==> build 19: inputs <==
==> flow/design.v (excerpt) <==
module cpu(
    input clk,
    input reset,
    output [7:0] imem_addr,
    input [18:0] imem_data,
    output [7:0] dmem_addr,
    output [18:0] dmem_wdata,
    output dmem_we,
    input [18:0] dmem_rdata,
    output rf_we,
    output [2:0] rf_waddr,
    output [18:0] rf_wdata
);
Settings: LEC_CHECK=0, ABC_AREA=1, CAP_MARGIN=20, CORE_MARGIN=2, CORE_UTILIZATION=72, CTS_CLUSTER_DIAMETER=241, CTS_CLUSTER_SIZE=38, HOLD_SLACK_MARGIN=0.27, SETUP_SLACK_MARGIN=-2.0, SLEW_MARGIN=20, TNS_END_PERCENT=5; clock period 20.6 ns.
run.sh (not shown) runs the stock make flow with config.mk's settings and CLKGATE_MAP_FILE=.
==> build 67 (differences from build 19) <==
ABC_AREA = not set   (was 1)
CELL_PAD_IN_SITES_DETAIL_PLACEMENT = 2   (was not set)
CORE_UTILIZATION = 49   (was 72)
CTS_CLUSTER_DIAMETER = 74   (was 241)
CTS_CLUSTER_SIZE = 49   (was 38)
HOLD_SLACK_MARGIN = not set   (was 0.27)
PLACE_DENSITY_LB_ADDON = 0.07   (was not set)
SETUP_SLACK_MARGIN = not set   (was -2.0)
TNS_END_PERCENT = 70   (was 5)
==> flow/constraint.sdc (replaced) <==
create_clock -name core_clock -period 36.3 [get_ports {clk}]
set_input_delay 7.2600 -clock core_clock [delete_from_list [all_inputs] [get_ports {clk}]]
set_output_delay 7.2600 -clock core_clock [all_outputs]
set_load 0.01 [all_outputs]
==> build 32 (differences from build 19) <==
CORE_UTILIZATION = 65   (was 72)
CTS_CLUSTER_DIAMETER = 342   (was 241)
CTS_CLUSTER_SIZE = not set   (was 38)
HOLD_SLACK_MARGIN = not set   (was 0.27)
TNS_END_PERCENT = not set   (was 5)
==> flow/constraint.sdc (replaced) <==
create_clock -name core_clock -period 30.9 [get_ports {clk}]
set_input_delay 6.1800 -clock core_clock [delete_from_list [all_inputs] [get_ports {clk}]]
set_output_delay 6.1800 -clock core_clock [all_outputs]
set_load 0.01 [all_outputs]
==> results <==
Build 32 ran to the end with violations: max-capacitance violations, max-slew violations, negative setup slack. Build 67 ended with an error in 3_5_place_dp (DPL-0033). Build 19 stopped in 5_1_grt on GRT-0232.
Synthesized cell count: build 67 is lower than build 19 (5.5%).
Die size, highest first: build 67, build 32, build 19.
Against build 19, the area after synthesis of build 67 is larger by about 2.4%.


==> 09-02 <==
Starting RTL as in the previous note.
## cpu
module cpu(
    input clk,
    input reset,
    output [7:0] imem_addr,
    input [18:0] imem_data,
    output [7:0] dmem_addr,
    output [18:0] dmem_wdata,
    output dmem_we,
    input [18:0] dmem_rdata,
    output rf_we,
    output [2:0] rf_waddr,
    output [18:0] rf_wdata
);
Settings: LEC_CHECK=0, ABC_AREA=1, CAP_MARGIN=20, CORE_MARGIN=2, CORE_UTILIZATION=71, CTS_CLUSTER_DIAMETER=276, CTS_CLUSTER_SIZE=34, GPL_ROUTABILITY_DRIVEN=1, MAX_ROUTING_LAYER=met5, PLACE_DENSITY=0.65, SETUP_SLACK_MARGIN=-2.0, SLEW_MARGIN=30, TNS_END_PERCENT=95; clock period 33.6 ns.
==> inputs of 03-28, as changes to 09-02 <==
==> flow/config.mk (replaced) <==
export PLATFORM = sky130hd
export DESIGN_NAME = cpu
export DESIGN_NICKNAME = cpu
export VERILOG_FILES = /design/flow/design.v
export SDC_FILE = /design/flow/constraint.sdc
export NUM_CORES = 4
export LEC_CHECK = 0
export ABC_AREA = 1
export CAP_MARGIN = 20
export CORE_MARGIN = 2
export CORE_UTILIZATION = 62
export CTS_CLUSTER_SIZE = 96
export SLEW_MARGIN = 20
==> flow/constraint.sdc (replaced) <==
create_clock -name core_clock -period 17.9 [get_ports {clk}]
set_input_delay 3.5800 -clock core_clock [delete_from_list [all_inputs] [get_ports {clk}]]
set_output_delay 3.5800 -clock core_clock [all_outputs]
set_load 0.01 [all_outputs]
==> comparison table <==
| item | 03-28 | 09-02 |
|---|---|---|
| Outcome | stopped before the end | stopped before the end |
| Failing step | global routing (5_1_grt) | global routing (5_1_grt) |
| Number of cells in the design after placement | 5738 | 5607 |
| Area of the synthesized netlist per yosys stat | 32800 sq um | 32800 sq um |
| Fraction of synthesized area in multiplexers | 0.000687 | 0.000687 |
| Total placed instance area | 39700 sq um | 39200 sq um |
| Die Area | 54700 sq um | 47900 sq um |
| Die outline width | 234 microns | 219 microns |
| Clock buffer count from CTS | 37 | 14 |
| CTS H-Tree Depth | 2 | 1 |
| Post-placement worst setup slack | -18.68 ns | -3.93 ns |
| Weighted congestion reported at the end of routability-driven placement | 1.04 | 1.08 |
| Core region area | 52400 sq um | 45500 sq um |
| Number of rows in the core area | 84 | 78 |
| Chip Height | 234 microns | 219 microns |
| Post-cts resize count | 81 | 48 |
| Deepest clock path buffer count | 3 | 3 |
| Post CTS Setup Buffer Count | 289 | 59 |
| Post-synthesis sequential element count | 354 | 354 |
| FP Util | 0.625 | 0.721 |
| Final HPWL from detailed placement | 87100 microns | 95000 microns |
| Dominant cell type by area after synthesis | sky130_fd_sc_hd__dfrtp_1 | sky130_fd_sc_hd__dfrtp_1 |


==> job 2208: inputs <==
cpu again, from the RTL that the note above started with.
export LEC_CHECK = 0
export CAP_MARGIN = 15
export CORE_MARGIN = 2
export CORE_UTILIZATION = 72
export CTS_CLUSTER_DIAMETER = 96
export CTS_CLUSTER_SIZE = 35
export PLACE_DENSITY = 0.67
export SETUP_SLACK_MARGIN = 1.48
export SLEW_MARGIN = 10
export TNS_END_PERCENT = 5
create_clock -name core_clock -period 11.1 [get_ports {clk}]
==> job 6509: changes against job 2208 <==
Settings changed: ABC_AREA set to 1, CAP_MARGIN 15 to 20, CELL_PAD_IN_SITES_DETAIL_PLACEMENT set to 1, CELL_PAD_IN_SITES_GLOBAL_PLACEMENT set to 1, CORE_UTILIZATION 72 to 40, CTS_CLUSTER_DIAMETER 96 to not set, CTS_CLUSTER_SIZE 35 to not set, MAX_ROUTING_LAYER set to met4, PLACE_DENSITY 0.67 to not set, SETUP_SLACK_MARGIN 1.48 to not set, SLEW_MARGIN 10 to 20, TNS_END_PERCENT 5 to not set.
==> flow/constraint.sdc (replaced) <==
create_clock -name core_clock -period 38.0 [get_ports {clk}]
set_input_delay 7.6000 -clock core_clock [delete_from_list [all_inputs] [get_ports {clk}]]
set_output_delay 7.6000 -clock core_clock [all_outputs]
set_load 0.01 [all_outputs]
==> job 1537: changes against job 2208 <==
Settings changed: ABC_AREA set to 1, CAP_MARGIN 15 to 20, CORE_ASPECT_RATIO set to 1.37, CTS_CLUSTER_DIAMETER 96 to 399, CTS_CLUSTER_SIZE 35 to 96, HOLD_SLACK_MARGIN set to 0.29, PLACE_DENSITY 0.67 to 0.41, SETUP_SLACK_MARGIN 1.48 to -1.29, SLEW_MARGIN 10 to 20, TNS_END_PERCENT 5 to not set.
==> flow/constraint.sdc (replaced) <==
create_clock -name core_clock -period 16.4 [get_ports {clk}]
set_input_delay 3.2800 -clock core_clock [delete_from_list [all_inputs] [get_ports {clk}]]
set_output_delay 3.2800 -clock core_clock [all_outputs]
set_load 0.01 [all_outputs]
==> notes <==
- Against job 2208, the synthesized cell count of job 6509 is higher by about 6%.
- Area after synthesis: job 1537 is lower than job 2208 (about 2.4%).
- Job 1537 aborted during 5_1_grt. Job 6509 finished clean. Job 2208 aborted during 5_1_grt.
- Die area: job 6509 > job 2208 > job 1537.


==> inputs of run P <==
cpu again, from the RTL that the note above started with.
clock: 63.1 ns
lec_check: 0
cap_margin: 15
cell_pad_in_sites_detail_placement: 2
cell_pad_in_sites_global_placement: 3
core_aspect_ratio: 1.11
core_margin: 10
core_utilization: 28
cts_cluster_diameter: 58
cts_cluster_size: 56
gpl_routability_driven: 1
hold_slack_margin: -0.02
max_routing_layer: met5
min_routing_layer: met2
place_density_lb_addon: 0.17
slew_margin: 30
tns_end_percent: 65
==> run Y: changes against run P <==
- ABC_AREA: unset -> 1
- CAP_MARGIN: 15 -> 20
- CELL_PAD_IN_SITES_DETAIL_PLACEMENT: 2 -> unset
- CELL_PAD_IN_SITES_GLOBAL_PLACEMENT: 3 -> unset
- CORE_ASPECT_RATIO: 1.11 -> unset
- CORE_MARGIN: 10 -> 2
- CORE_UTILIZATION: 28 -> 56
- CTS_CLUSTER_DIAMETER: 58 -> 241
- CTS_CLUSTER_SIZE: 56 -> unset
- GPL_ROUTABILITY_DRIVEN: 1 -> unset
- HOLD_SLACK_MARGIN: -0.02 -> unset
- MAX_ROUTING_LAYER: met5 -> unset
- MIN_ROUTING_LAYER: met2 -> unset
- PLACE_DENSITY_LB_ADDON: 0.17 -> unset
- SLEW_MARGIN: 30 -> 20
- TNS_END_PERCENT: 65 -> unset
==> flow/constraint.sdc (replaced) <==
create_clock -name core_clock -period 28.0 [get_ports {clk}]
set_input_delay 5.6000 -clock core_clock [delete_from_list [all_inputs] [get_ports {clk}]]
set_output_delay 5.6000 -clock core_clock [all_outputs]
set_load 0.01 [all_outputs]
==> comparison table <==
|  | run Y | run P |
|---|---|---|
| Status | finished with violations | no timing/DRC/antenna violations |
| Layout check failures | negative setup slack | - |
| Global routing met2 resource utilization | 0.6583 | 0.4646 |
| Horizontal extent of the die | 245.9 um | 348.7 um |
| Instance count of the mapped netlist | 4,372 | 4,131 |
| Final setup TNS | -25.09 ns | 0 ns |
| Final design utilization | 0.7565 | 0.3258 |
| Netlist cell types | 74 | 98 |
| Setup skew after layout | 0.02062 ns | 0.05513 ns |
| Final estimated routing congestion in global placement | 1.021 | 0.9966 |
| Instance area after placement | 0.03954 mm^2 | 0.03675 mm^2 |
| Combined area of the multi-input logic cells | 0.02218 mm^2 | 0.02338 mm^2 |
| Number of standard cells in the layout, taps in and fillers out | 6,110 | 5,831 |
| Clock tree cell share of total cell area | 0.02707 | 0.04535 |
| Yosys Chip Area | 0.03278 mm^2 | 0.03357 mm^2 |
| Non-clock buffering overhead in the final layout | 0.1918 | 0.05246 |
| Hold Worst Slack | 0.3347 ns | 0.3397 ns |
| Pre-antenna DRT Iters | 6 | 9 |
| Final net count | 5,798 | 4,677 |
